`design.v`:
```
`timescale 1ns / 1ps
module cpu_hazard(input wire clk,
           input wire rst,
           input wire enable,
           input wire start,
           output wire d_we,
           output wire [7:0] i_addr,
           output wire [7:0] d_addr,
           input  wire [15:0] i_datain,
           input  wire [15:0] d_datain,
           output wire [15:0] d_dataout,
           output wire busy
    );
    reg [7:0] pc;
    assign i_addr = pc;
    function automatic wr_reg(input [4:0] op);
      wr_reg = (op == 5'b00010) || (op == 5'b01000) || (op == 5'b10001) || (op == 5'b01010) || (op == 5'b10010)
            || (op == 5'b10000) || (op == 5'b01001) || (op == 5'b01011) || (op == 5'b01101) || (op == 5'b01110)
            || (op == 5'b01111)  || (op == 5'b00100)  || (op == 5'b00101)  || (op == 5'b00110) || (op == 5'b00111);
    endfunction
    function automatic rd_r1(input [4:0] op);
      rd_r1 = (op == 5'b00011) || (op == 5'b00010) || (op == 5'b01000) || (op == 5'b10001) || (op == 5'b01010)
           || (op == 5'b10010) || (op == 5'b01100) || (op == 5'b01101) || (op == 5'b01110) || (op == 5'b01111)
           || (op == 5'b00100) || (op == 5'b00110) || (op == 5'b00101) || (op == 5'b00111);
    endfunction
    function automatic rd_r2(input [4:0] op);
      rd_r2 = (op == 5'b01000) || (op == 5'b10001) || (op == 5'b01010) || (op == 5'b10010) || (op == 5'b01100)
           || (op == 5'b01101) || (op == 5'b01110) || (op == 5'b01111);
    endfunction
    function automatic rd_r0(input [4:0] op);
      rd_r0 = (op == 5'b10000) || (op == 5'b01011) || (op == 5'b01001) || (op == 5'b11001) || (op == 5'b11010)
           || (op == 5'b11011) || (op == 5'b11100) || (op == 5'b11101) || (op == 5'b11110) || (op == 5'b11111)
           || (op == 5'b00011);
    endfunction
    function automatic set_flags(input [4:0] op);
      set_flags = (op == 5'b01100) || (op == 5'b01000) || (op == 5'b01001) || (op == 5'b10001) || (op == 5'b01010)
               || (op == 5'b01011) || (op == 5'b10010) || (op == 5'b10000);
    endfunction
    reg state;
    reg next_state;
    reg [15:0] wb_ir;
    reg [15:0] id_ir;
    reg [15:0] ex_ir;
    reg [15:0] mem_ir;
    reg [15:0] reg_A;
    reg [15:0] reg_B;
    reg [15:0] smdr;
    reg [15:0] smdr1;
    reg [15:0] reg_C;
    reg [15:0] reg_C1;
    reg [15:0] gr [0:7];
    reg [15:0] ALUo;
    reg alu_cf;
    reg cf, nf, zf;
    reg dw;
    assign busy = state;
    always @(posedge clk or negedge rst)
    begin
      if (!rst) state <= 1'b0;
      else state <= next_state;
    end
    always @(*)
    begin
      case (state)
        1'b0: if (enable == 1 && start == 1) next_state = 1'b1;
               else next_state = 1'b0;
        default: if (enable == 0 || wb_ir[15:11] == 5'b00001) next_state = 1'b0;
               else next_state = 1'b1;
      endcase
    end
    wire branch_taken = ((ex_ir[15:11] == 5'b11010) && (zf == 1)) || ((ex_ir[15:11] == 5'b11100) && (nf == 1))
                     || ((ex_ir[15:11] == 5'b11011) && (zf == 0)) || ((ex_ir[15:11] == 5'b11101) && (nf == 0))
                     || ((ex_ir[15:11] == 5'b11110) && (cf == 1)) || ((ex_ir[15:11] == 5'b11111) && (cf == 0))
                     || (ex_ir[15:11] == 5'b11001);
    wire [4:0] if_op = i_datain[15:11];
    wire load_use = (id_ir[15:11] == 5'b00010) &&
                    ((rd_r1(if_op) && id_ir[10:8] == i_datain[6:4]) ||
                     (rd_r2(if_op) && id_ir[10:8] == i_datain[2:0]) ||
                     (rd_r0(if_op) && id_ir[10:8] == i_datain[10:8]));
    always @(posedge clk or negedge rst)
    begin
      if (!rst)
      begin
        id_ir <= 16'b0;
        pc <= 8'b0;
      end
      else if (state == 1'b1)
      begin
        if (branch_taken)
        begin
          pc <= ALUo[7:0];
          id_ir <= 16'b0;
        end
        else if (id_ir[15:11] == 5'b11000)
        begin
          pc <= id_ir[7:0];
          id_ir <= 16'b0;
        end
        else if (load_use)
        begin
          pc <= pc;
          id_ir <= 16'b0;
        end
        else
        begin
          pc <= pc + 1;
          id_ir <= i_datain;
        end
      end
    end
    function automatic [15:0] fwd(input [2:0] r);
      if (wr_reg(ex_ir[15:11]) && ex_ir[15:11] != 5'b00010 && ex_ir[10:8] == r)
        fwd = ALUo;
      else if (wr_reg(mem_ir[15:11]) && mem_ir[10:8] == r)
        fwd = (mem_ir[15:11] == 5'b00010) ? d_datain : reg_C;
      else if (wr_reg(wb_ir[15:11]) && wb_ir[10:8] == r)
        fwd = reg_C1;
      else
        fwd = gr[r];
    endfunction
    wire [4:0] id_op = id_ir[15:11];
    always @(posedge clk or negedge rst)
    begin
      if (!rst)
      begin
        ex_ir <= 0;
        reg_A <= 0;
        reg_B <= 0;
        smdr <= 0;
      end
      else if (state == 1'b1)
      begin
        if (branch_taken)
        begin
          ex_ir <= 16'b0;
          reg_A <= 16'b0;
          reg_B <= 16'b0;
        end
        else
        begin
          ex_ir <= id_ir;
          if (rd_r0(id_op) && id_op != 5'b00011)
            reg_A <= fwd(id_ir[10:8]);
          else if (rd_r1(id_op))
            reg_A <= fwd(id_ir[6:4]);
          if (id_op == 5'b00010 || id_op == 5'b00011 || id_op == 5'b00100 || id_op == 5'b00110
              || id_op == 5'b00101 || id_op == 5'b00111)
            reg_B <= {12'b0, id_ir[3:0]};
          else if (id_op == 5'b10000)
            reg_B <= {id_ir[7:0], 8'b0};
          else if (rd_r0(id_op))
            reg_B <= {8'b0, id_ir[7:0]};
          else if (rd_r2(id_op))
            reg_B <= fwd(id_ir[2:0]);
        end
        if (id_op == 5'b00011)
          smdr <= fwd(id_ir[10:8]);
      end
    end
    always @(*)
    begin
      alu_cf = cf;
      ALUo = reg_A + reg_B;
      case (ex_ir[15:11])
        5'b01000, 5'b01001, 5'b10000: {alu_cf, ALUo} = {1'b0, reg_A} + {1'b0, reg_B};
        5'b10001:              {alu_cf, ALUo} = {1'b0, reg_A} + {1'b0, reg_B} + {16'b0, cf};
        5'b01010, 5'b01011, 5'b01100:  {alu_cf, ALUo} = {1'b0, reg_A} - {1'b0, reg_B};
        5'b10010:              {alu_cf, ALUo} = {1'b0, reg_A} - {1'b0, reg_B} - {16'b0, cf};
        5'b01101:               ALUo = reg_A & reg_B;
        5'b01110:                ALUo = reg_A | reg_B;
        5'b01111:               ALUo = reg_A ^ reg_B;
        5'b00100, 5'b00101:         ALUo = reg_A << reg_B[3:0];
        5'b00110:               ALUo = reg_A >> reg_B[3:0];
        5'b00111:               ALUo = $signed(reg_A) >>> reg_B[3:0];
        default:            ALUo = reg_A + reg_B;
      endcase
    end
    always @(posedge clk or negedge rst)
    begin
      if (!rst)
      begin
        mem_ir <= 0;
        reg_C <= 0;
        zf <= 0;
        nf <= 0;
        cf <= 0;
        dw <= 0;
        smdr1 <= 0;
      end
      else if (state == 1'b1)
      begin
        mem_ir <= ex_ir;
        reg_C <= ALUo;
        smdr1 <= smdr;
        if (set_flags(ex_ir[15:11]))
        begin
          zf <= (ALUo == 0);
          nf <= ALUo[15];
          cf <= alu_cf;
        end
        dw <= (ex_ir[15:11] == 5'b00011);
      end
    end
    assign d_addr = reg_C[7:0];
    assign d_dataout = smdr1;
    assign d_we = dw;
    always @(posedge clk or negedge rst)
    begin
      if (!rst)
      begin
        wb_ir <= 0;
        reg_C1 <= 0;
      end
      else if (state == 1'b1)
      begin
        wb_ir <= mem_ir;
        if (mem_ir[15:11] == 5'b00010)
          reg_C1 <= d_datain;
        else
          reg_C1 <= reg_C;
      end
    end
    integer k;
    always @(posedge clk or negedge rst)
    begin
      if (!rst)
      begin
        for (k = 0; k < 8; k = k + 1) gr[k] <= 16'b0;
      end
      else if (state == 1'b1)
      begin
        if (wr_reg(wb_ir[15:11]))
          gr[wb_ir[10:8]] <= reg_C1;
      end
    end
endmodule
```
`run.sh`:
```
#!/bin/bash
# the make line also repeats each setting of config.mk as NAME=value (left out here)
make -C /OpenROAD-flow-scripts/flow DESIGN_CONFIG=/design/flow/config.mk WORK_HOME=/design/flow/orfs CLKGATE_MAP_FILE= finish
```
`config.mk`:
```
export PLATFORM = sky130hd
export DESIGN_NAME = cpu_hazard
export DESIGN_NICKNAME = cpu_hazard
export VERILOG_FILES = /design/flow/design.v
export SDC_FILE = /design/flow/constraint.sdc
export NUM_CORES = 4
export LEC_CHECK = 0
export ABC_AREA = 1
export CAP_MARGIN = 20
export CORE_MARGIN = 2
export CORE_UTILIZATION = 72
export CTS_CLUSTER_DIAMETER = 400
export CTS_CLUSTER_SIZE = 100
export PLACE_DENSITY = 0.39
export SETUP_SLACK_MARGIN = 0.72
export SLEW_MARGIN = 20
```
`constraint.sdc`:
```
create_clock -name core_clock -period 3.26 [get_ports {clk}]
set_input_delay 0.6520 -clock core_clock [delete_from_list [all_inputs] [get_ports {clk}]]
set_output_delay 0.6520 -clock core_clock [all_outputs]
set_load 0.01 [all_outputs]
```
==> flow_metrics.tcl, run 1 <==
# implementation run metrics
set metrics [dict create \
    fp-utilization_pct 72.7 \
    io_buffers 69 \
    core_mm2 0.0294 \
    die_y_um 176 \
    yosysTopAreaCellShare_pct 32.4 \
    postSynthSeqShare_pct 32.4 \
    cts_max_level 1 \
    cts_made_buffers 6 \
    cts_sinks 277 \
    top_cells_by_area "dfrtp_1, nand2_1, o21ai_0, inv_1, nand3_1" \
    lastStage "5_1_grt" \
    cts_root_buffer "clkbuf_16" \
    avgSynthCellArea_um2 6.57 \
    place_ws_ns 0.0213 \
    dpl.hpwl_um 61900 \
    place_area_mm2 0.0231 \
    xor_area_share_pct 1.70 \
    synthAdderAreaFrac_pct 3.35 \
    ys_async_sr_fraction_pct 100 \
    ys_ff 277 \
    ff_type "dfrtp_1" \
    io_pins 70 \
    grt_usage_pct 86.2 \
    rows 63 \
    synthesis.nets 3343 \
    yosys_area_mm2 0.0214 \
    dp_cells 3700 \
    status "stopped before the end" \
    ys_types 57 \
    cts_hold_buf 0 \
    synthCells 3251 \
    grt-ovfl-total 387 \
    gp_congestion 1.24 \
    chip_area_mm2 0.0311 \
    clk_path_buf_depth 3 \
    largest_area_cell "dfrtp_1" \
    synthTopCellsByCount "nand2_1, o21ai_0, inv_1" \
    synth.logic.top_family "simple AND/OR/NAND/NOR gates" \
    syn_area_mm2 0.0214 \
    aoi_share_pct 20.9 \
    synth-edff-count 0 \
    top_cell "nand2_1" \
    tool.error "[ERROR GRT-0232] Routing congestion too high. Check the congestion heatmap in the GUI." \
    yosys_cells 3251 \
    simple_gate_share_pct 31.0 \
    die_x_um 176 \
    mux_share_pct 0.468 \
    ys_warn_count 2 \
]
routing by layer:
metal  track usage (%)  overflow
met1              85.3        34
met3              77.4        38
met5              62.0        13
met4              84.1       121
met2              97.5       181
per-stage QoR:
step / utilization [%]
3_3_place_gp: 78.6
4_1_cts: 83.1
3_5_place_dp: 78.6
2_1_floorplan: -
timing repair:
action                     in CTS
buffers inserted               42
pin swaps                      77
setup endpoints to repair      73
resized                       230
==> inputs of run 2 (changes only) <==
- CELL_PAD_IN_SITES_GLOBAL_PLACEMENT: not set -> 2
- CORE_ASPECT_RATIO: not set -> 1.2
- CORE_MARGIN: 2 -> 6
- CORE_UTILIZATION: 72 -> 70
- CTS_CLUSTER_DIAMETER: 400 -> 170
- CTS_CLUSTER_SIZE: 100 -> not set
- PLACE_DENSITY: 0.39 -> not set
- PLACE_DENSITY_LB_ADDON: not set -> 0.28
- SETUP_SLACK_MARGIN: 0.72 -> 0.32
- TNS_END_PERCENT: not set -> 85
- clock period: 3.26 -> 3.52 ns (I/O delays scaled with it)
==> flow_metrics.tcl, run 2 <==
# implementation run metrics
set metrics [dict create \
    top_cells_by_area "dfrtp_1, nand2_1, o21ai_0, inv_1, nand3_1" \
    yosys_area_mm2 0.0214 \
    die_x_um 172 \
    synthTopCellsByCount "nand2_1, o21ai_0, inv_1" \
    ys_ff 277 \
    ys_types 57 \
    tool.error "[ERROR FLW-0024] Place density exceeds 1.0 (current PLACE_DENSITY_LB_ADDON =  0.28). Please check if the value of  PLACE_DENSITY_LB_ADDON is between 0 and 0.99." \
    largest_area_cell "dfrtp_1" \
    mux_share_pct 0.468 \
    top_cell "nand2_1" \
    postSynthSeqShare_pct 32.4 \
    yosysTopAreaCellShare_pct 32.4 \
    yosys_cells 3251 \
    fp-utilization_pct 71.7 \
    avgSynthCellArea_um2 6.57 \
    ff_type "dfrtp_1" \
    aoi_share_pct 20.9 \
    synthCells 3251 \
    status "stopped before the end" \
    synth.logic.top_family "simple AND/OR/NAND/NOR gates" \
    die_y_um 203 \
    chip_area_mm2 0.0349 \
    synthesis.nets 3343 \
    core_mm2 0.0298 \
    rows 69 \
    simple_gate_share_pct 31.0 \
    synth-edff-count 0 \
    ys_warn_count 2 \
    lastStage "3_1_place_gp_skip_io" \
    ys_async_sr_fraction_pct 100 \
    xor_area_share_pct 1.70 \
    synthAdderAreaFrac_pct 3.35 \
    syn_area_mm2 0.0214 \
]
==> inputs of run 3 (changes only) <==
- CELL_PAD_IN_SITES_GLOBAL_PLACEMENT: 2 -> not set
- CORE_ASPECT_RATIO: 1.2 -> not set
- CORE_MARGIN: 6 -> 2
- CORE_UTILIZATION: 70 -> 69
- CTS_CLUSTER_DIAMETER: 170 -> not set
- CTS_CLUSTER_SIZE: not set -> 79
- GPL_TIMING_DRIVEN: not set -> 1
- MAX_ROUTING_LAYER: not set -> met5
- PLACE_DENSITY_LB_ADDON: 0.28 -> not set
- SETUP_SLACK_MARGIN: 0.32 -> -0.17
- SLEW_MARGIN: 20 -> 10
- TNS_END_PERCENT: 85 -> not set
- clock period: 3.52 -> 2.77 ns (I/O delays scaled with it)
==> flow_metrics.tcl, run 3 <==
# implementation run metrics
set metrics [dict create \
    fp-utilization_pct 70.0 \
    largest_area_cell "dfrtp_1" \
    aoi_share_pct 20.9 \
    synthCells 3251 \
    place_ws_ns -0.601 \
    tool.error "[ERROR GRT-0232] Routing congestion too high. Check the congestion heatmap in the GUI." \
    synth-edff-count 0 \
    io_buffers 69 \
    ys_types 57 \
    postSynthSeqShare_pct 32.4 \
    xor_area_share_pct 1.70 \
    chip_area_mm2 0.0324 \
    ff_type "dfrtp_1" \
    ys_ff 277 \
    core_mm2 0.0305 \
    cts_root_buffer "clkbuf_16" \
    io_pins 70 \
    mux_share_pct 0.468 \
    ys_async_sr_fraction_pct 100 \
    die_x_um 180 \
    top_cells_by_area "dfrtp_1, nand2_1, o21ai_0, inv_1, nand3_1" \
    synthAdderAreaFrac_pct 3.35 \
    yosys_cells 3251 \
    rows 64 \
    status "stopped before the end" \
    die_y_um 180 \
    dpl.hpwl_um 65700 \
    yosysTopAreaCellShare_pct 32.4 \
    simple_gate_share_pct 31.0 \
    cts_made_buffers 29 \
    syn_area_mm2 0.0214 \
    cts_sinks 277 \
    grt_usage_pct 78.1 \
    avgSynthCellArea_um2 6.57 \
    grt-ovfl-total 114 \
    top_cell "nand2_1" \
    synth.logic.top_family "simple AND/OR/NAND/NOR gates" \
    synthTopCellsByCount "nand2_1, o21ai_0, inv_1" \
    ys_warn_count 2 \
    clk_path_buf_depth 3 \
    gp_congestion 1.29 \
    yosys_area_mm2 0.0214 \
    synthesis.nets 3343 \
    place_area_mm2 0.0246 \
    lastStage "5_1_grt" \
    cts_max_level 1 \
]
## run 3: metal layers
layer  GRT overflow  global-route usage (%)
met5              0                    36.6
met4             44                    73.2
met3              4                    63.6
met2             64                    92.9
met1              2                    80.6
## run 3: through the flow
step / std cells / setup TNS (ns)
after global placement: 3914 / -17.52
after detailed placement: 3914 / -24.77
after floorplan: 3251 / -2.96
after CTS: 3981 / -7.86
## run 3: timing repair
action,in CTS
pin swaps,41
gates resized,114
setup endpoints to repair,60
buffers inserted,15
hold endpoints to repair,53
hold buffers,1
==> inputs of run 4 (changes only) <==
- CAP_MARGIN: 20 -> 25
- CORE_MARGIN: 2 -> 8
- CORE_UTILIZATION: 69 -> 40
- CTS_CLUSTER_SIZE: 79 -> 39
- GPL_ROUTABILITY_DRIVEN: not set -> 0
- GPL_TIMING_DRIVEN: 1 -> not set
- MAX_ROUTING_LAYER: met5 -> met4
- SETUP_SLACK_MARGIN: -0.17 -> 1.43
- SLEW_MARGIN: 10 -> 20
- clock period: 2.77 -> 6.0 ns (I/O delays scaled with it)
==> flow_metrics.tcl, run 4 <==
# metrics dict for downstream scripts
set metrics [dict create \
    antenna_found_initial 1 \
    fill_cells 5445 \
    post-cts-setup-buffers 0 \
    firstDrtPassIters 8 \
    min_path_cells 2 \
    worstSetupPathType "register to register" \
    status "no timing/DRC/antenna violations" \
    grt_max_degree 121 \
    core_mm2 0.0527 \
    viasPerCell 5.95 \
    postSynthSeqShare_pct 32.4 \
    synth.logic.top_family "simple AND/OR/NAND/NOR gates" \
    ctsResizeCount 0 \
    yosysTopAreaCellShare_pct 32.4 \
    crit_end "zf$_DFFE_PN0P_" \
    yosys_area_mm2 0.0214 \
    grt_usage_pct 28.6 \
    detail-route-antenna-nets 0 \
    cts_tree "yes" \
    cp-end-kind "register" \
    hp-start "smdr1[11]$_DFFE_PN0P_" \
    timing.rr.end "zf$_DFFE_PN0P_" \
    ys_types 57 \
    largest_area_cell "dfrtp_1" \
    setup_viol 0 \
    synthAdderAreaFrac_pct 3.35 \
    cp.depth 19 \
    final_nets 3312 \
    warning_count 63 \
    whs_endpoint "smdr1[11]$_DFFE_PN0P_" \
    die_x_um 247 \
    hp-class "register to register" \
    synthTopCellsByCount "nand2_1, o21ai_0, inv_1" \
    io_buffers 69 \
    cp_slowest_cell "fa_1" \
    cp.required_ns 6.48 \
    max_clock_freq_mhz 248 \
    hold_viol_final 0 \
    wl_met1_um 34500 \
    cts_hold_buf 0 \
    wire_per_inst_um 22.2 \
    fin_worst_skew_ns 0.0160 \
    critical_path_buf_inv_count 1 \
    rows 84 \
    mux_share_pct 0.468 \
    reg2reg_depth 19 \
    avgSynthCellArea_um2 6.57 \
    drcViolationCount 0 \
    met3_length_um 8350 \
    top_cells_by_area "dfrtp_1, nand2_1, o21ai_0, inv_1, nand3_1" \
    startpoint "reg_B[0]$_DFFE_PN0P_" \
    die_y_um 247 \
    path_common_cell "nand2_1" \
    rr_startpoint "reg_B[0]$_DFFE_PN0P_" \
    cts_root_buffer "clkbuf_16" \
    ys_async_sr_fraction_pct 100 \
    start_kind "register" \
    synthesis.nets 3343 \
    maxSlewViolCount 0 \
    clk_latency_ns 0.55 \
    syn_area_mm2 0.0214 \
    fin_setup_tns_ns 0 \
    chip_area_mm2 0.0611 \
    ff_type "dfrtp_1" \
    vias 23400 \
    r2r_setup_slack_ns 1.97 \
    met2_length_um 39100 \
    drv_cap 0 \
    grt_pass1_wl_um 134000 \
    tightest_slew_ns 1.03 \
    rsz0062_at_grt "false" \
    fp-utilization_pct 40.6 \
    highest_layer "met4" \
    max_slew_margin_pct 31.4 \
    grt-ovfl-total 0 \
    synth-edff-count 0 \
    synthCells 3251 \
    crit_chain "ha_1 > fa_1 > ha_1 > inv_1 > nor2_1 > nand2_1 > nor2_1 > nand3_1 > nand2_1 > nand2_1 > nand2_1 > nand3_1 > nand2_1 > nand2_1 > nor2_1 > nand3_1 > nor2_1 > nand3_1 > nand2_1" \
    simple_gate_share_pct 31.0 \
    xor_area_share_pct 1.70 \
    fin_crit_sh_pct 67.1 \
    cts_max_level 2 \
    clk_path_buf_depth 3 \
    crit_arrival_ns 4.51 \
    area_delta_synth_final_pct 10.2 \
    cts_sinks 277 \
    slowest_delay_ns 0.63 \
    fin_crit_ns 4.03 \
    cts_made_buffers 34 \
    ys_warn_count 2 \
    dpl.hpwl_um 64800 \
    drtIter0Drc 3206 \
    aoi_share_pct 20.9 \
    crit_fanout 12 \
    yosys_cells 3251 \
    clkSlewWorstSetupHoldPaths_ns 0.07 \
    wirelength_um 87200 \
    top_cell "nand2_1" \
    ys_ff 277 \
    grt_pass1_vias 22200 \
    cpLargestDelayFamily "simple AND/OR/NAND/NOR gates" \
    io_pins 70 \
]
[run 4: cell type report]
type	instances	area [µm²]	share of cell area (%)
antenna	1	2.50	0.0106
clock buffer	49	1020	4.34
clock inverter	10	109	0.462
inverter	368	1390	5.90
multi-input combinational	2439	12300	52.2
sequential	277	6930	29.4
tap	688	861	3.66
timing repair buffer	100	945	4.01
[run 4: through the flow]
step                utilization (%)  std cells  hold WS (ns)  cell area [µm²]  setup WS [ns]
finish                         44.7       3932         0.472            23500           1.97
global route                   44.7       3932         0.491            23500           1.61
CTS                            44.7       3931         0.479            23500           2.08
detailed placement             42.6       3872         0.463            22400           2.11
global placement               42.5       3871         0.462            22400           2.12
floorplan                         -       3251         0.449            21400           3.01
[run 4: per-layer routing]
metal	up-vias	track usage [%]
li1	10700	-
met1	10900	36.0
met2	1429	43.9
met3	344	5.06
met4	0	14.8
met5	-	-
==> inputs of run 5 (changes only) <==
- CAP_MARGIN: 25 -> 20
- CORE_MARGIN: 8 -> 2
- CORE_UTILIZATION: 40 -> 69
- CTS_CLUSTER_SIZE: 39 -> 79
- GPL_ROUTABILITY_DRIVEN: 0 -> not set
- GPL_TIMING_DRIVEN: not set -> 1
- MAX_ROUTING_LAYER: met4 -> met5
- SETUP_SLACK_MARGIN: 1.43 -> 0.77
- SLEW_MARGIN: 20 -> 10
- clock period: 6.0 -> 2.96 ns (I/O delays scaled with it)
==> flow_metrics.tcl, run 5 <==
# implementation run metrics
set metrics [dict create \
    status "stopped before the end" \
    cts_made_buffers 29 \
    ys_ff 277 \
    ys_warn_count 2 \
    tool.error "[ERROR GRT-0232] Routing congestion too high. Check the congestion heatmap in the GUI." \
    cts_max_level 1 \
    top_cells_by_area "dfrtp_1, nand2_1, o21ai_0, inv_1, nand3_1" \
    io_pins 70 \
    core_mm2 0.0305 \
    clk_path_buf_depth 3 \
    yosys_area_mm2 0.0214 \
    mux_share_pct 0.468 \
    ff_type "dfrtp_1" \
    simple_gate_share_pct 31.0 \
    rows 64 \
    grt_usage_pct 88.0 \
    gp_congestion 1.22 \
    postSynthSeqShare_pct 32.4 \
    fp-utilization_pct 70.0 \
    synth-edff-count 0 \
    ys_async_sr_fraction_pct 100 \
    io_buffers 69 \
    synthesis.nets 3343 \
    lastStage "5_1_grt" \
    die_y_um 180 \
    synthAdderAreaFrac_pct 3.35 \
    place_area_mm2 0.0243 \
    xor_area_share_pct 1.70 \
    die_x_um 180 \
    place_ws_ns -0.208 \
    ys_types 57 \
    cts_root_buffer "clkbuf_16" \
    top_cell "nand2_1" \
    yosysTopAreaCellShare_pct 32.4 \
    synthCells 3251 \
    yosys_cells 3251 \
    grt-ovfl-total 508 \
    syn_area_mm2 0.0214 \
    largest_area_cell "dfrtp_1" \
    avgSynthCellArea_um2 6.57 \
    synthTopCellsByCount "nand2_1, o21ai_0, inv_1" \
    chip_area_mm2 0.0324 \
    synth.logic.top_family "simple AND/OR/NAND/NOR gates" \
    aoi_share_pct 20.9 \
    dpl.hpwl_um 64300 \
    cts_sinks 277 \
]
run 5: layer usage:
| layer | GRT usage [%] | overflow |
|---|---|---|
| met1 | 88.2 | 46 |
| met2 | 99.5 | 253 |
| met3 | 77.8 | 50 |
| met4 | 85.8 | 152 |
| met5 | 59.6 | 7 |
run 5: through the flow:
stage	hold slack, ns	utilization [%]	std cells	setup TNS, ns
4_1_cts	0.0117	86.7	3939	0
3_5_place_dp	0.458	79.6	3845	-4.79
3_3_place_gp	0.458	79.6	3845	-1.75
2_1_floorplan	0.296	-	3251	0
run 5: what timing repair did:
action,in CTS
gates resized,235
gates cloned,0
setup endpoints to repair,95
buffers inserted,42
pin swaps,85
hold buffers,0
==> inputs of run 6 (changes only) <==
- ABC_AREA: 1 -> not set
- CORE_UTILIZATION: 69 -> 37
- CTS_CLUSTER_SIZE: 79 -> not set
- GPL_TIMING_DRIVEN: 1 -> not set
- MAX_ROUTING_LAYER: met5 -> not set
- SETUP_SLACK_MARGIN: 0.77 -> not set
- SLEW_MARGIN: 10 -> 20
- clock period: 2.96 -> 4.66 ns (I/O delays scaled with it)
==> flow_metrics.tcl, run 6 <==
# metrics dict for downstream scripts
set metrics [dict create \
    grt_usage_pct 27.9 \
    max_slew_margin_pct 21.2 \
    drtIter0Drc 2108 \
    cts_root_buffer "clkbuf_16" \
    start_kind "register" \
    cp.depth 12 \
    xor_area_share_pct 3.22 \
    tightest_slew_ns 1.17 \
    grt-ovfl-total 0 \
    vias 21000 \
    synthAdderAreaFrac_pct 3.23 \
    path_common_cell "a221oi_2" \
    cpLargestDelayFamily "AND-OR/OR-AND gates" \
    synthesis.nets 2592 \
    gp_congestion 0.987 \
    cts_made_buffers 35 \
    fin_setup_tns_ns 0 \
    postSynthSeqShare_pct 31.3 \
    synthCells 2500 \
    mux_share_pct 19.5 \
    die_x_um 249 \
    post-cts-setup-buffers 0 \
    dpl.hpwl_um 64400 \
    wire_per_inst_um 26.6 \
    fin_worst_skew_ns 0.0350 \
    ff_type "dfrtp_1" \
    largest_area_cell "dfrtp_1" \
    cp-end-kind "register" \
    ys_types 111 \
    simple_gate_share_pct 14.9 \
    yosysTopAreaCellShare_pct 31.3 \
    viasPerCell 6.32 \
    synth.logic.top_family "AND-OR/OR-AND gates" \
    max_clock_freq_mhz 230 \
    crit_end "reg_A[15]$_DFFE_PN0P_" \
    drv_cap 0 \
    top_cell "dfrtp_1" \
    crit_arrival_ns 4.85 \
    avgSynthCellArea_um2 8.87 \
    timing.rr.end "reg_A[15]$_DFFE_PN0P_" \
    cts_tree "yes" \
    aoi_share_pct 22.3 \
    dp_cells 3260 \
    maxSlewViolCount 0 \
    area_delta_synth_final_pct 13.1 \
    io_pins 70 \
    yosys_area_mm2 0.0222 \
    startpoint "reg_A[7]$_DFFE_PN0P_" \
    cp.required_ns 5.17 \
    synth-edff-count 0 \
    core_mm2 0.0591 \
    warning_count 61 \
    yosys_cells 2500 \
    hold_viol_final 0 \
    die_y_um 249 \
    cp_slowest_cell "ha_1" \
    grt_pass1_vias 20800 \
    final_nets 2616 \
    crit_fanout 17 \
    fin_crit_sh_pct 93.2 \
    synthTopCellsByCount "dfrtp_1, nor2_1, o21ai_0" \
    fp-utilization_pct 37.5 \
    detail-route-antenna-nets 0 \
    top_cells_by_area "dfrtp_1, mux2_2, mux2i_1, o21ai_0, mux4_2" \
    chip_area_mm2 0.0619 \
    critical_path_buf_inv_count 1 \
    fin_crit_ns 4.34 \
    ys_ff 277 \
    hp-class "input pin to asynchronous set/reset pin" \
    ys_warn_count 2 \
    cts_max_level 2 \
    fin_cells 3321 \
    clk_latency_ns 0.56 \
    crit_chain "inv_1 > ha_1 > nand2_1 > a2111oi_2 > a221oi_2 > xnor2_1 > nand3_1 > or4_1 > and3_1 > o311a_4 > a221oi_2 > a22o_1" \
    rsz0062_at_grt "false" \
    rows 89 \
    io_buffers 69 \
    syn_area_mm2 0.0222 \
    clk_path_buf_depth 3 \
    grt_max_degree 104 \
    grt_pass1_wl_um 133000 \
    status "no timing/DRC/antenna violations" \
    ys_async_sr_fraction_pct 100 \
    antenna_found_initial 0 \
    drcViolationCount 0 \
    slowest_delay_ns 0.69 \
    wirelength_um 88300 \
    rr_startpoint "reg_A[7]$_DFFE_PN0P_" \
    setup_viol 0 \
    antenna-diode-count 0 \
    r2r_setup_slack_ns 0.32 \
    clkSlewWorstSetupHoldPaths_ns 0.06 \
    cts_sinks 277 \
    firstDrtPassIters 6 \
    worstSetupPathType "register to register" \
    reg2reg_depth 12 \
]
==> run 6: repair_timing <==
item / 4_1_cts / 5_1_grt
endpoints found under the setup margin: 0 / 1
hold buffers: 0 / 0
resized: 0 / 2
==> run 6: stage by stage <==
step | cell area (µm²) | util, % | hold WS (ns) | setup slack (ns)
floorplan | 22200 | - | 0.450 | 0.556
global placement | 23900 | 40.5 | 0.469 | 0.355
detailed placement | 23900 | 40.5 | 0.482 | 0.301
CTS | 25100 | 42.4 | 0.422 | 0.281
global route | 25100 | 42.4 | 0.456 | 0.0616
finish | 25100 | 42.4 | 0.404 | 0.319
==> run 6: per-layer routing <==
| metal | share of wire [%] | vias up | track usage (%) |
|---|---|---|---|
| met5 | 0 | - | 0 |
| met4 | 6.1 | 0 | 15.4 |
| met3 | 8.2 | 307 | 5.26 |
| met2 | 47 | 1107 | 46.1 |
| met1 | 39 | 10300 | 34.2 |
| li1 | - | 9276 | - |
==> run 6: layout make-up <==
| type | instances | area, µm² |
|---|---|---|
| fill | 5841 | 34000 |
| multi-input combinational | 1923 | 14000 |
| sequential | 277 | 6940 |
| timing repair buffer | 191 | 1640 |
| tap | 773 | 967 |
| clock buffer | 45 | 953 |
| inverter | 96 | 360 |
| clock inverter | 16 | 173 |
==> inputs of run 7 (changes only) <==
- ABC_AREA: not set -> 1
- CORE_UTILIZATION: 37 -> 40
- MAX_ROUTING_LAYER: not set -> met4
- SETUP_SLACK_MARGIN: not set -> 1.43
- clock period: 4.66 -> 6.0 ns (I/O delays scaled with it)
==> flow_metrics.tcl, run 7 <==
# metrics dict for downstream scripts
set metrics [dict create \
    drtIter0Drc 2240 \
    cp-end-kind "register" \
    antenna_found_initial 0 \
    io_buffers 69 \
    status "no timing/DRC/antenna violations" \
    area_delta_synth_final_pct 10.8 \
    final_nets 3329 \
    detail-route-antenna-nets 0 \
    clk_latency_ns 0.56 \
    grt_max_degree 119 \
    ys_warn_count 2 \
    hp-class "register to register" \
    ys_types 57 \
    yosys_area_mm2 0.0214 \
    wirelength_um 98600 \
    cpLargestDelayFamily "simple AND/OR/NAND/NOR gates" \
    cts_sinks 277 \
    syn_area_mm2 0.0214 \
    max_slew_margin_pct 23.4 \
    rows 84 \
    ff_type "dfrtp_1" \
    simple_gate_share_pct 31.0 \
    critical_path_buf_inv_count 3 \
    dpl.hpwl_um 74400 \
    startpoint "reg_A[4]$_DFFE_PN0P_" \
    largest_area_cell "dfrtp_1" \
    antenna-diode-count 0 \
    fin_crit_ns 4.34 \
    maxSlewViolCount 0 \
    max_clock_freq_mhz 231 \
    cts_root_buffer "clkbuf_16" \
    rr_startpoint "reg_A[4]$_DFFE_PN0P_" \
    min_path_cells 2 \
    crit_chain "inv_1 > ha_1 > inv_2 > a21oi_2 > nand3_2 > xor2_1 > nand3_2 > clkinv_1 > nand2_1 > nand3_1 > nand2_1 > nor2_4 > nand2_1 > o21ai_0 > nand2_1 > nand3_1 > o21ai_0" \
    mux_share_pct 0.468 \
    slowest_delay_ns 0.69 \
    cts_max_level 2 \
    drv_cap 0 \
    chip_area_mm2 0.0553 \
    synth-edff-count 0 \
    warning_count 61 \
    cp.depth 17 \
    cts_made_buffers 34 \
    reg2reg_depth 17 \
    whs_endpoint "smdr1[4]$_DFFE_PN0P_" \
    hold_viol_final 0 \
    firstDrtPassIters 8 \
    grt_pass1_wl_um 148000 \
    seq_area_mm2 0.00693 \
    gp_congestion 1.05 \
    post-cts-setup-buffers 0 \
    fin_setup_tns_ns 0 \
    cp.required_ns 6.41 \
    core_mm2 0.0527 \
    path_common_cell "nand2_1" \
    synth.logic.top_family "simple AND/OR/NAND/NOR gates" \
    vias 23400 \
    synthAdderAreaFrac_pct 3.35 \
    xor_area_share_pct 1.70 \
    crit_fanout 9 \
    postSynthSeqShare_pct 32.4 \
    fin_worst_skew_ns 0.0212 \
    crit_end "reg_A[7]$_DFFE_PN0P_" \
    synthesis.nets 3343 \
    avgSynthCellArea_um2 6.57 \
    synthCells 3251 \
    aoi_share_pct 20.9 \
    die_x_um 235 \
    timing.rr.end "reg_A[7]$_DFFE_PN0P_" \
    fill_cells 5556 \
    place_ws_ns 1.58 \
    grt_pass1_vias 22600 \
    drcViolationCount 0 \
    fp-utilization_pct 40.6 \
    logic_area_mm2 0.0123 \
    die_y_um 235 \
    r2r_setup_slack_ns 1.66 \
    top_cells_by_area "dfrtp_1, nand2_1, o21ai_0, inv_1, nand3_1" \
    cp_slowest_cell "ha_1" \
    clkSlewWorstSetupHoldPaths_ns 0.06 \
    yosys_cells 3251 \
    synthTopCellsByCount "nand2_1, o21ai_0, inv_1" \
    wire_per_inst_um 25.0 \
    cts_hold_buf 0 \
    fin_cells 3950 \
    yosysTopAreaCellShare_pct 32.4 \
    dp_cells 3889 \
    viasPerCell 5.93 \
    crit_arrival_ns 4.75 \
    fin_crit_sh_pct 72.3 \
    grt_usage_pct 36.1 \
    hp-start "smdr1[4]$_DFFE_PN0P_" \
    setup_viol 0 \
    ys_ff 277 \
    grt-ovfl-total 0 \
    clk_path_buf_depth 3 \
    tightest_slew_ns 1.15 \
    top_cell "nand2_1" \
    start_kind "register" \
    fin_ws_ns 1.66 \
    worstSetupPathType "register to register" \
    cts_tree "yes" \
    io_pins 70 \
    timing.hold.ws_ns 0.468 \
    ys_async_sr_fraction_pct 100 \
    rsz0062_at_grt "false" \
]
==> run 7: final cells by class <==
class	instances	area share (%)
well taps	688	3.64
repair buffers	117	4.51
inverters	368	5.87
clock inverters	12	0.555
flip-flops and latches	277	29.3
clock buffers	49	4.27
multi-input cells	2439	51.9
==> run 7: routing by layer <==
metal | vias up | track usage (%) | wire length, µm
li1 | 10800 | - | -
met1 | 11200 | 44.2 | 39600
met2 | 1131 | 58.3 | 46300
met3 | 314 | 4.20 | 6270
met4 | 0 | 19.7 | 6400
met5 | - | - | 0
==> run 7: what timing repair did <==
action / CTS / global route
resized: 0 / 1
endpoints found under the hold margin: 0 / 0
setup endpoints to repair: 0 / 12
==> run 7: metrics by stage <==
| step | utilization (%) | area (µm²) |
|---|---|---|
| global route | 45.0 | 23700 |
| floorplan | - | 21400 |
| CTS | 45.0 | 23700 |
| global placement | 42.8 | 22500 |
| detailed placement | 42.8 | 22500 |
| finish | 45.0 | 23700 |
==> inputs of run 8 (changes only) <==
- ABC_AREA: 1 -> not set
- CORE_UTILIZATION: 40 -> 66
- SETUP_SLACK_MARGIN: 1.43 -> 0.9
- clock period: 6.0 -> 5.7 ns (I/O delays scaled with it)
==> flow_metrics.tcl, run 8 <==
# metrics dict for downstream scripts
set metrics [dict create \
    cts_root_buffer "clkbuf_16" \
    rsz0062_at_grt "false" \
    vias 21500 \
    avgSynthCellArea_um2 8.87 \
    cts_tree "yes" \
    utilization_pct 72.7 \
    drv_cap 0 \
    cts_made_buffers 31 \
    whs_endpoint "nf$_DFFE_PN0P_" \
    use_met2_pct 70.1 \
    drcViolationCount 0 \
    detail-route-antenna-nets 0 \
    simple_gate_share_pct 14.9 \
    wirelength_um 81000 \
    die_y_um 187 \
    synthAdderAreaFrac_pct 3.23 \
    grt_pass1_wl_um 124000 \
    top_cells_by_area "dfrtp_1, mux2_2, mux2i_1, o21ai_0, mux4_2" \
    crit_end "smdr[15]$_DFFE_PN0P_" \
    ys_async_sr_fraction_pct 100 \
    gp_congestion 1.05 \
    core_mm2 0.0333 \
    postSynthSeqShare_pct 31.3 \
    fin_crit_sh_pct 79.0 \
    chip_area_mm2 0.0351 \
    firstDrtPassIters 7 \
    maxSlewViolCount 0 \
    timing.hold.ws_ns 0.503 \
    io_pins 70 \
    hp-start "nf$_DFFE_PN0P_" \
    wire_per_inst_um 27.5 \
    tightest_slew_ns 1.23 \
    synthTopCellsByCount "dfrtp_1, nor2_1, o21ai_0" \
    fin_worst_skew_ns 0.0289 \
    final_nets 2558 \
    clkSlewWorstSetupHoldPaths_ns 0.07 \
    slowest_delay_ns 0.72 \
    start_kind "register" \
    ys_types 111 \
    yosys_cells 2500 \
    io_buffers 69 \
    grt_usage_pct 46.9 \
    clk_path_buf_depth 3 \
    syn_area_mm2 0.0222 \
    reg2reg_depth 12 \
    fin_setup_tns_ns 0 \
    dpl.hpwl_um 58200 \
    max_clock_freq_mhz 222 \
    critical_path_buf_inv_count 1 \
    aoi_share_pct 22.3 \
    viasPerCell 7.31 \
    met3_usage_pct 8.46 \
    status "no timing/DRC/antenna violations" \
    r2r_setup_slack_ns 1.20 \
    grt_pass1_vias 20500 \
    warning_count 64 \
    worstSetupPathType "register to register" \
    antenna_found_initial 0 \
    synthCells 2500 \
    ys_ff 277 \
    synth.logic.top_family "AND-OR/OR-AND gates" \
    mux_share_pct 19.5 \
    ys_warn_count 2 \
    post-cts-setup-buffers 0 \
    cp.depth 12 \
    yosys_area_mm2 0.0222 \
    crit_arrival_ns 5.02 \
    top_cell "dfrtp_1" \
    fp-utilization_pct 66.6 \
    drtIter0Drc 3120 \
    rr_startpoint "reg_A[7]$_DFFE_PN0P_" \
    cp_slowest_cell "ha_1" \
    cp-end-kind "register" \
    largest_area_cell "dfrtp_1" \
    clk_latency_ns 0.60 \
    fin_crit_ns 4.50 \
    fill_cells 2487 \
    grt_max_degree 141 \
    grt_use_met1_pct 55.9 \
    rows 67 \
    synth-edff-count 0 \
    min_path_cells 2 \
    top_usage_layer "met2" \
    cp.required_ns 6.21 \
    cts_sinks 277 \
    max_slew_margin_pct 17.7 \
    cts_max_level 1 \
    setup_viol 0 \
    cpLargestDelayFamily "simple AND/OR/NAND/NOR gates" \
    area_delta_synth_final_pct 9.19 \
    timing.rr.end "smdr[15]$_DFFE_PN0P_" \
    yosysTopAreaCellShare_pct 31.3 \
    hold_viol_final 0 \
    die_x_um 187 \
    hp-class "register to register" \
    startpoint "reg_A[7]$_DFFE_PN0P_" \
    xor_area_share_pct 3.22 \
    crit_fanout 17 \
    grt-ovfl-total 0 \
    synthesis.nets 2592 \
    crit_chain "inv_1 > ha_1 > nand2_1 > a2111oi_2 > a221oi_2 > xnor2_1 > nand3_1 > or4_1 > and3_1 > o311a_4 > mux2i_1 > mux2_2" \
    ff_type "dfrtp_1" \
]
==> run 8: per-layer routing <==
| layer | share of wire, % | vias up | wire length, µm |
|---|---|---|---|
| met5 | 0 | - | 0 |
| met4 | 10 | 0 | 8280 |
| met3 | 10 | 521 | 8430 |
| met2 | 44 | 1604 | 35600 |
| met1 | 35 | 10200 | 28700 |
| li1 | - | 9153 | - |
==> run 8: layout make-up <==
type / instances / area, µm² / share of cell area [%]
Multi-Input combinational cell: 1923 / 14100 / 58.0
Sequential cell: 277 / 6940 / 28.7
Timing Repair Buffer: 137 / 1220 / 5.03
Clock buffer: 46 / 942 / 3.89
Tap cell: 448 / 561 / 2.32
Inverter: 96 / 360 / 1.49
Clock inverter: 12 / 128 / 0.527
Antenna cell: 2 / 5.00 / 0.0207
==> run 8: per-stage QoR <==
| step | cells | cell area, µm² | worst slack, ns |
|---|---|---|---|
| after global placement | 2881 | 23100 | 1.31 |
| after global routing | 2939 | 24200 | 0.914 |
| after detailed placement | 2881 | 23100 | 1.20 |
| final | 2941 | 24200 | 1.20 |
| after CTS | 2939 | 24200 | 1.17 |
| after floorplan | 2500 | 22200 | 1.60 |
==> run 8: repair_timing <==
item                                    in CTS  in global routing
gates resized                                0                  1
endpoints found under the setup margin       0                  5
hold buffers                                 0                  0
==> inputs of run 9 (changes only) <==
- CORE_UTILIZATION: 66 -> 26
- MAX_ROUTING_LAYER: met4 -> not set
- SETUP_SLACK_MARGIN: 0.9 -> not set
- clock period: 5.7 -> 8.06 ns (I/O delays scaled with it)
==> flow_metrics.tcl, run 9 <==
# metrics dict for downstream scripts
set metrics [dict create \
    grt-ovfl-total 0 \
    wirelength_um 84800 \
    top_cells_by_area "dfrtp_1, mux2_2, mux2i_1, o21ai_0, mux4_2" \
    min_path_cells 1 \
    cts_root_buffer "clkbuf_16" \
    fin_area_mm2 0.0249 \
    rsz0062_at_grt "false" \
    firstDrtPassIters 6 \
    fin_ws_ns 3.22 \
    yosysTopAreaCellShare_pct 31.3 \
    simple_gate_share_pct 14.9 \
    hold_viol_final 0 \
    drcViolationCount 0 \
    synthAdderAreaFrac_pct 3.23 \
    cpLargestDelayFamily "AND-OR/OR-AND gates" \
    ys_warn_count 2 \
    logic_area_mm2 0.0140 \
    crit_fanout 13 \
    core_mm2 0.0849 \
    warning_count 61 \
    cts_hold_buf 0 \
    path_common_cell "a21oi_1" \
    hp-class "register to register" \
    xor_area_share_pct 3.22 \
    wire_per_inst_um 23.4 \
    ys_ff 277 \
    clk_latency_ns 0.63 \
    gp_congestion 0.949 \
    drtIter0Drc 2043 \
    aoi_share_pct 22.3 \
    grt_usage_pct 18.9 \
    grt_pass1_vias 19200 \
    cp.required_ns 8.55 \
    io_buffers 69 \
    grt_pass1_wl_um 127000 \
    ctsResizeCount 0 \
    fin_worst_skew_ns 0.0701 \
    place_ws_ns 3.25 \
    largest_area_cell "dfrtp_1" \
    detail-route-antenna-nets 0 \
    chip_area_mm2 0.0876 \
    start_kind "register" \
    post-cts-setup-buffers 0 \
    cp_slowest_cell "a21oi_1" \
    max_clock_freq_mhz 206 \
    crit_arrival_ns 5.33 \
    whs_endpoint "smdr[2]$_DFFE_PN0P_" \
    status "no timing/DRC/antenna violations" \
    fp-utilization_pct 26.1 \
    cts_tree "yes" \
    max_slew_margin_pct 19.3 \
    rows 107 \
    ys_types 111 \
    worstSetupPathType "register to register" \
    die_y_um 296 \
    yosys_area_mm2 0.0222 \
    maxSlewViolCount 0 \
    place_area_mm2 0.0239 \
    cts_max_level 1 \
    syn_area_mm2 0.0222 \
    fin_crit_ns 4.84 \
    drv_cap 0 \
    yosys_cells 2500 \
    avgSynthCellArea_um2 8.87 \
    antenna_found_initial 0 \
    fin_crit_sh_pct 60.1 \
    cp-end-kind "register" \
    setup_viol 0 \
    rr_startpoint "reg_A[4]$_DFFE_PN0P_" \
    crit_chain "inv_1 > ha_1 > a21oi_1 > xnor2_1 > or4_1 > nor4b_2 > nand4_1 > nor2_1 > xor2_1 > a211oi_1 > mux2_2 > a21oi_1" \
    synth-edff-count 0 \
    seq_area_mm2 0.00694 \
    fin_cells 3625 \
    timing.rr.end "smdr[12]$_DFFE_PN0P_" \
    clk_path_buf_depth 3 \
    io_pins 70 \
    dp_cells 3571 \
    slowest_delay_ns 0.87 \
    die_x_um 296 \
    ff_type "dfrtp_1" \
    r2r_setup_slack_ns 3.22 \
    vias 20200 \
    synthesis.nets 2592 \
    ys_async_sr_fraction_pct 100 \
    postSynthSeqShare_pct 31.3 \
    timing.hold.ws_ns 0.505 \
    cp.depth 12 \
    cts_sinks 277 \
    antenna-diode-count 0 \
    clkSlewWorstSetupHoldPaths_ns 0.06 \
    startpoint "reg_A[4]$_DFFE_PN0P_" \
    synthCells 2500 \
    reg2reg_depth 12 \
    dpl.hpwl_um 60100 \
    cts_made_buffers 30 \
    fill_cells 9004 \
    fin_setup_tns_ns 0 \
    hp-start "smdr[2]$_DFFE_PN0P_" \
    viasPerCell 5.58 \
    grt_max_degree 116 \
    area_delta_synth_final_pct 12.3 \
    critical_path_buf_inv_count 1 \
    mux_share_pct 19.5 \
    synthTopCellsByCount "dfrtp_1, nor2_1, o21ai_0" \
    top_cell "dfrtp_1" \
    crit_end "smdr[12]$_DFFE_PN0P_" \
    synth.logic.top_family "AND-OR/OR-AND gates" \
    final_nets 2551 \
    tightest_slew_ns 1.20 \
]
## run 9: area by class of cell
type                    instances  area share, %
flip-flops and latches        277           27.9
inverters                      96           1.45
clock buffers                  45           3.40
repair buffers                131           4.66
well taps                    1144           5.75
clock inverters                 9          0.492
multi-input cells            1923           56.4
## run 9: per-layer routing
metal | vias up | wire [µm] | global-route usage (%)
li1 | 9126 | - | -
met1 | 10000 | 35000 | 24.8
met2 | 886 | 39500 | 30.9
met3 | 218 | 5600 | 2.20
met4 | 0 | 4660 | 9.47
met5 | - | 0 | 0
## run 9: through the flow
step | utilization, %
2_1_floorplan | -
3_3_place_gp | 28.2
3_5_place_dp | 28.2
4_1_cts | 29.3
5_1_grt | 29.3
6_report | 29.3
==> inputs of run 10 (changes only) <==
- CORE_UTILIZATION: 26 -> 70
- CTS_CLUSTER_DIAMETER: not set -> 34
- SETUP_SLACK_MARGIN: not set -> 0.54
- clock period: 8.06 -> 3.98 ns (I/O delays scaled with it)
==> flow_metrics.tcl, run 10 <==
# metrics dict for downstream scripts
set metrics [dict create \
    die_x_um 182 \
    cp.depth 14 \
    max_slew_margin_pct 15.6 \
    cp.required_ns 4.47 \
    io_buffers 69 \
    cts_tree "yes" \
    fp-utilization_pct 70.6 \
    fin_setup_tns_ns 0 \
    tightest_slew_ns 1.23 \
    largest_area_cell "dfrtp_1" \
    cp_slowest_cell "ha_1" \
    yosysTopAreaCellShare_pct 31.3 \
    vias 23500 \
    antenna_found_initial 3 \
    chip_area_mm2 0.0331 \
    dpl.hpwl_um 59300 \
    hold_viol_final 0 \
    grt_pass1_wl_um 136000 \
    startpoint "reg_B[8]$_DFFE_PN0P_" \
    cts_root_buffer "clkbuf_16" \
    grt_usage_pct 54.1 \
    gp_congestion 1.11 \
    ys_warn_count 2 \
    wire_per_inst_um 29.5 \
    synthesis.nets 2592 \
    drv_cap 0 \
    crit_arrival_ns 4.29 \
    firstDrtPassIters 15 \
    cts_max_level 2 \
    top_cell "dfrtp_1" \
    fin_crit_sh_pct 95.3 \
    maxSlewViolCount 0 \
    critical_path_buf_inv_count 3 \
    clkSlewWorstSetupHoldPaths_ns 0.06 \
    yosys_area_mm2 0.0222 \
    max_clock_freq_mhz 264 \
    ff_type "dfrtp_1" \
    path_common_cell "a221oi_2" \
    cts_made_buffers 50 \
    drcViolationCount 0 \
    synthAdderAreaFrac_pct 3.23 \
    antenna-diode-count 0 \
    aoi_share_pct 22.3 \
    warning_count 66 \
    utilization_pct 84.9 \
    avgSynthCellArea_um2 8.87 \
    worstSetupPathType "register to register" \
    xor_area_share_pct 3.22 \
    top_cells_by_area "dfrtp_1, mux2_2, mux2i_1, o21ai_0, mux4_2" \
    viasPerCell 7.68 \
    mux_share_pct 19.5 \
    clk_latency_ns 0.60 \
    rows 65 \
    timing.rr.end "smdr[14]$_DFFE_PN0P_" \
    clk_path_buf_depth 3 \
    final_nets 2711 \
    rsz0062_at_grt "true" \
    rr_startpoint "reg_B[8]$_DFFE_PN0P_" \
    cpLargestDelayFamily "AND-OR/OR-AND gates" \
    synthCells 2500 \
    synth.logic.top_family "AND-OR/OR-AND gates" \
    syn_area_mm2 0.0222 \
    crit_chain "inv_1 > ha_1 > nand2_1 > a2111oi_4 > a221oi_2 > buf_4 > mux2_4 > nand2b_1 > a221oi_2 > o21ai_0 > a221oi_2 > buf_4 > o211ai_1 > o21a_1" \
    crit_fanout 11 \
    grt-ovfl-total 0 \
    wirelength_um 90200 \
    start_kind "register" \
    grt_pass1_vias 22900 \
    ys_types 111 \
    synthTopCellsByCount "dfrtp_1, nor2_1, o21ai_0" \
    simple_gate_share_pct 14.9 \
    reg2reg_depth 14 \
    fin_crit_ns 3.79 \
    synth-edff-count 0 \
    hp-class "input pin to asynchronous set/reset pin" \
    drtIter0Drc 4184 \
    cts_hold_buf 0 \
    grt_max_degree 114 \
    r2r_setup_slack_ns 0.19 \
    fin_worst_skew_ns 0.0400 \
    slowest_delay_ns 0.50 \
    die_y_um 182 \
    area_delta_synth_final_pct 20.2 \
    cts_sinks 277 \
    ys_ff 277 \
    ys_async_sr_fraction_pct 100 \
    detail-route-antenna-nets 0 \
    postSynthSeqShare_pct 31.3 \
    setup_viol 0 \
    io_pins 70 \
    yosys_cells 2500 \
    cp-end-kind "register" \
    status "no timing/DRC/antenna violations" \
    crit_end "smdr[14]$_DFFE_PN0P_" \
    core_mm2 0.0314 \
]
==> run 10: through the flow <==
step           cells  instance area [µm²]  setup WS, ns  hold slack, ns
2_1_floorplan   2500                22400         0.505           0.450
3_3_place_gp    2921                23900        0.0951           0.477
3_5_place_dp    2921                23900        0.0233           0.477
4_1_cts         3042                26200         0.324           0.305
5_1_grt         3061                26600         0.116           0.381
6_report        3061                26600         0.188           0.268
==> run 10: area by class of cell <==
cell class / count / area (µm²)
Multi-Input combinational cell: 1923 / 14800
Sequential cell: 277 / 6950
Fill cell: 1758 / 4750
Timing Repair Buffer: 271 / 2330
Clock buffer: 58 / 1310
Tap cell: 402 / 503
Clock inverter: 34 / 405
Inverter: 96 / 368
==> run 10: metal layers <==
metal | part of all wire [%] | global-route usage, %
met4 | 12 | 48.5
met2 | 42 | 80.3
met3 | 14 | 18.8
met1 | 32 | 61.8
met5 | 0.075 | 0.593
==> run 10: timing repair <==
action                                  CTS  global route
endpoints found under the setup margin   39            54
setup buffers                            29            19
pin swaps                                41            38
resized                                  68            83
endpoints found under the hold margin     0             0
==> inputs of run 11 (changes only) <==
- CORE_UTILIZATION: 70 -> 63
- CTS_CLUSTER_DIAMETER: 34 -> not set
- SETUP_SLACK_MARGIN: 0.54 -> 1.09
- clock period: 3.98 -> 4.14 ns (I/O delays scaled with it)
==> flow_metrics.tcl, run 11 <==
# metrics dict for downstream scripts
set metrics [dict create \
    gp_congestion 1.03 \
    simple_gate_share_pct 14.9 \
    fin_worst_skew_ns 0.0286 \
    drcViolationCount 0 \
    ys_warn_count 2 \
    grt_pass1_vias 21900 \
    rsz0062_at_grt "true" \
    firstDrtPassIters 9 \
    max_slew_margin_pct 20.0 \
    synthTopCellsByCount "dfrtp_1, nor2_1, o21ai_0" \
    maxSlewViolCount 0 \
    crit_end "reg_A[12]$_DFFE_PN0P_" \
    clk_latency_ns 0.62 \
    core_mm2 0.0346 \
    reg2reg_depth 15 \
    aoi_share_pct 22.3 \
    status "no timing/DRC/antenna violations" \
    startpoint "reg_A[0]$_DFFE_PN0P_" \
    die_y_um 192 \
    path_common_cell "buf_6" \
    crit_fanout 5 \
    yosysTopAreaCellShare_pct 31.3 \
    cp.required_ns 4.64 \
    ys_types 111 \
    fp-utilization_pct 64.0 \
    start_kind "register" \
    synth.logic.top_family "AND-OR/OR-AND gates" \
    chip_area_mm2 0.0367 \
    worstSetupPathType "register to register" \
    syn_area_mm2 0.0222 \
    dpl.hpwl_um 62100 \
    die_x_um 192 \
    slowest_delay_ns 0.51 \
    postSynthSeqShare_pct 31.3 \
    area_delta_synth_final_pct 22.2 \
    warning_count 64 \
    largest_area_cell "dfrtp_1" \
    grt_pass1_wl_um 133000 \
    cpLargestDelayFamily "simple AND/OR/NAND/NOR gates" \
    crit_chain "buf_6 > ha_4 > fa_2 > a211oi_4 > buf_6 > nor2_4 > or4_4 > nor4b_4 > nand4_1 > nor2_1 > xor2_1 > a211oi_2 > buf_4 > nand2_1 > a32o_1" \
    vias 23200 \
    seq_area_mm2 0.00696 \
    crit_arrival_ns 4.38 \
    cts_root_buffer "clkbuf_16" \
    place_ws_ns 0.0371 \
    synthesis.nets 2592 \
    fin_setup_tns_ns 0 \
    grt_max_degree 94 \
    fill_cells 2250 \
    synth-edff-count 0 \
    yosys_cells 2500 \
    wirelength_um 90400 \
    max_clock_freq_mhz 258 \
    cts_made_buffers 31 \
    fin_crit_ns 3.88 \
    fin_crit_sh_pct 93.7 \
    grt-ovfl-total 0 \
    timing.rr.end "reg_A[12]$_DFFE_PN0P_" \
    cts_sinks 277 \
    clk_path_buf_depth 3 \
    ys_async_sr_fraction_pct 100 \
    drv_cap 0 \
    rows 68 \
    avgSynthCellArea_um2 8.87 \
    cts_tree "yes" \
    grt_usage_pct 48.2 \
    cp-end-kind "register" \
    hp-class "input pin to asynchronous set/reset pin" \
    wire_per_inst_um 28.8 \
    synthAdderAreaFrac_pct 3.23 \
    io_buffers 69 \
    timing.hold.ws_ns 0.235 \
    ys_ff 277 \
    hold_viol_final 0 \
    mux_share_pct 19.5 \
    logic_area_mm2 0.0151 \
    final_nets 2754 \
    utilization_pct 78.3 \
    synthCells 2500 \
    clkSlewWorstSetupHoldPaths_ns 0.07 \
    io_pins 70 \
    place_area_mm2 0.0241 \
    setup_viol 0 \
    top_cell "dfrtp_1" \
    tightest_slew_ns 1.20 \
    rr_startpoint "reg_A[0]$_DFFE_PN0P_" \
    fin_area_mm2 0.0271 \
    detail-route-antenna-nets 0 \
    cts_max_level 1 \
    antenna_found_initial 4 \
    xor_area_share_pct 3.22 \
    viasPerCell 7.40 \
    drtIter0Drc 3839 \
    ff_type "dfrtp_1" \
    r2r_setup_slack_ns 0.26 \
    fin_ws_ns 0.262 \
    cp_slowest_cell "or4_4" \
    top_cells_by_area "dfrtp_1, mux2_2, mux2i_1, o21ai_0, mux4_2" \
    critical_path_buf_inv_count 3 \
    cp.depth 15 \
    yosys_area_mm2 0.0222 \
]
## run 11: per-stage QoR
stage	cells
after global routing	3142
after detailed placement	2983
after CTS	3101
after floorplan	2500
final	3143
after global placement	2983
## run 11: area by class of cell
cell class	count	share of cell area, %
sequential	277	25.7
clock inverter	15	0.849
inverter	96	1.38
antenna	1	0.00923
tap	455	2.10
clock buffer	43	3.32
multi-input combinational	1923	55.5
timing repair buffer	333	11.1
## run 11: layer usage
metal	track usage [%]	vias to the layer above	share of wire [%]
met2	70.6	2106	42
met4	25.3	4	7.0
met5	0	-	0.025
li1	-	9543	-
met1	62.4	11000	35
met3	17.3	551	16
## run 11: what timing repair did
item / in CTS / in global routing
gates cloned: 1 / 1
pin swaps: 43 / 52
buffers inserted: 59 / 40
setup endpoints to repair: 86 / 81
gates resized: 140 / 114
hold buffers: 0 / 0
==> inputs of run 12 (changes only) <==
- CORE_UTILIZATION: 63 -> 72
- CTS_CLUSTER_SIZE: not set -> 51
- SETUP_SLACK_MARGIN: 1.09 -> -0.2
- clock period: 4.14 -> 4.4 ns (I/O delays scaled with it)
==> flow_metrics.tcl, run 12 <==
# metrics dict for downstream scripts
set metrics [dict create \
    status "no timing/DRC/antenna violations" \
    r2r_setup_slack_ns 0.14 \
    yosys_cells 2500 \
    timing.hold.ws_ns 0.334 \
    place_ws_ns 0.117 \
    ys_warn_count 2 \
    synthesis.nets 2592 \
    dpl.hpwl_um 58300 \
    synthTopCellsByCount "dfrtp_1, nor2_1, o21ai_0" \
    startpoint "reg_A[0]$_DFFE_PN0P_" \
    synth.logic.top_family "AND-OR/OR-AND gates" \
    crit_end "zf$_DFFE_PN0P_" \
    io_pins 70 \
    crit_fanout 7 \
    detail-route-antenna-nets 0 \
    die_x_um 179 \
    critical_path_buf_inv_count 3 \
    cpLargestDelayFamily "simple AND/OR/NAND/NOR gates" \
    largest_area_cell "dfrtp_1" \
    gp_congestion 1.14 \
    seq_area_mm2 0.00694 \
    avgSynthCellArea_um2 8.87 \
    grt_use_met1_pct 62.1 \
    cts_made_buffers 30 \
    ys_async_sr_fraction_pct 100 \
    io_buffers 69 \
    grt_pass1_wl_um 130000 \
    ys_types 111 \
    synthCells 2500 \
    firstDrtPassIters 10 \
    fin_crit_sh_pct 96.7 \
    fin_ws_ns 0.144 \
    xor_area_share_pct 3.22 \
    antenna_found_initial 2 \
    max_clock_freq_mhz 235 \
    core_mm2 0.0304 \
    cp.required_ns 4.90 \
    slowest_delay_ns 0.64 \
    drv_cap 0 \
    wirelength_um 83900 \
    setup_viol 0 \
    syn_area_mm2 0.0222 \
    hp-class "input pin to asynchronous set/reset pin" \
    clk_path_buf_depth 3 \
    crit_arrival_ns 4.75 \
    rr_startpoint "reg_A[0]$_DFFE_PN0P_" \
    simple_gate_share_pct 14.9 \
    synth-edff-count 0 \
    fin_crit_ns 4.26 \
    drtIter0Drc 4225 \
    top_cell "dfrtp_1" \
    postSynthSeqShare_pct 31.3 \
    top_cells_by_area "dfrtp_1, mux2_2, mux2i_1, o21ai_0, mux4_2" \
    post-cts-setup-buffers 0 \
    hold_viol_final 0 \
    drcViolationCount 0 \
    clk_latency_ns 0.57 \
    start_kind "register" \
    grt_usage_pct 51.4 \
    grt_max_degree 109 \
    top_usage_layer "met2" \
    wire_per_inst_um 28.6 \
    area_delta_synth_final_pct 10.6 \
    final_nets 2610 \
    cts_max_level 1 \
    cts_sinks 277 \
    cts_tree "yes" \
    reg2reg_depth 15 \
    clkSlewWorstSetupHoldPaths_ns 0.06 \
    tightest_slew_ns 1.16 \
    cp_slowest_cell "nor4_2" \
    chip_area_mm2 0.0322 \
    cts_root_buffer "clkbuf_16" \
    fp-utilization_pct 72.9 \
    viasPerCell 7.67 \
    grt_pass1_vias 21800 \
    die_y_um 179 \
    maxSlewViolCount 0 \
    aoi_share_pct 22.3 \
    cp-end-kind "register" \
    ff_type "dfrtp_1" \
    synthAdderAreaFrac_pct 3.23 \
    cp.depth 15 \
    crit_chain "inv_1 > ha_1 > inv_1 > fa_1 > inv_1 > ha_1 > nand3_1 > mux2i_1 > nand2_1 > nor4_2 > a21oi_1 > o21ai_0 > a31oi_1 > or4b_1 > o21ai_1" \
    use_met2_pct 77.1 \
    vias 22500 \
    yosys_area_mm2 0.0222 \
    path_common_cell "inv_1" \
    grt-ovfl-total 0 \
    logic_area_mm2 0.0141 \
    max_slew_margin_pct 22.0 \
    fin_worst_skew_ns 0.0155 \
    met3_usage_pct 13.4 \
    rows 64 \
    fill_cells 1929 \
    worstSetupPathType "register to register" \
    fin_setup_tns_ns 0 \
    timing.rr.end "zf$_DFFE_PN0P_" \
    yosysTopAreaCellShare_pct 31.3 \
    ys_ff 277 \
    warning_count 64 \
    mux_share_pct 19.5 \
]
## run 12: routing by layer
metal	share of wire, %	wire [µm]	vias up
met5	0.021	18	-
met4	11	9200	2
met3	13	10900	681
met2	43	36200	2068
met1	33	27600	10500
li1	-	-	9246
## run 12: layout make-up
cell class / instances / area share, %
antenna: 1 / 0.0102
tap: 396 / 2.02
multi-input combinational: 1923 / 57.3
clock buffer: 45 / 3.62
clock inverter: 10 / 0.541
timing repair buffer: 190 / 6.69
sequential: 277 / 28.3
inverter: 96 / 1.47
## run 12: stage by stage
step / instance area [µm²] / std cells / util [%]
floorplan: 22200 / 2500 / -
detailed placement: 23500 / 2882 / 77.2
CTS: 24500 / 2937 / 80.5
global route: 24500 / 2937 / 80.6
finish: 24500 / 2938 / 80.6
global placement: 23500 / 2882 / 77.1
## run 12: timing repair
item,CTS,global route
resized,0,1
hold buffers,0,0
setup endpoints to repair,0,3
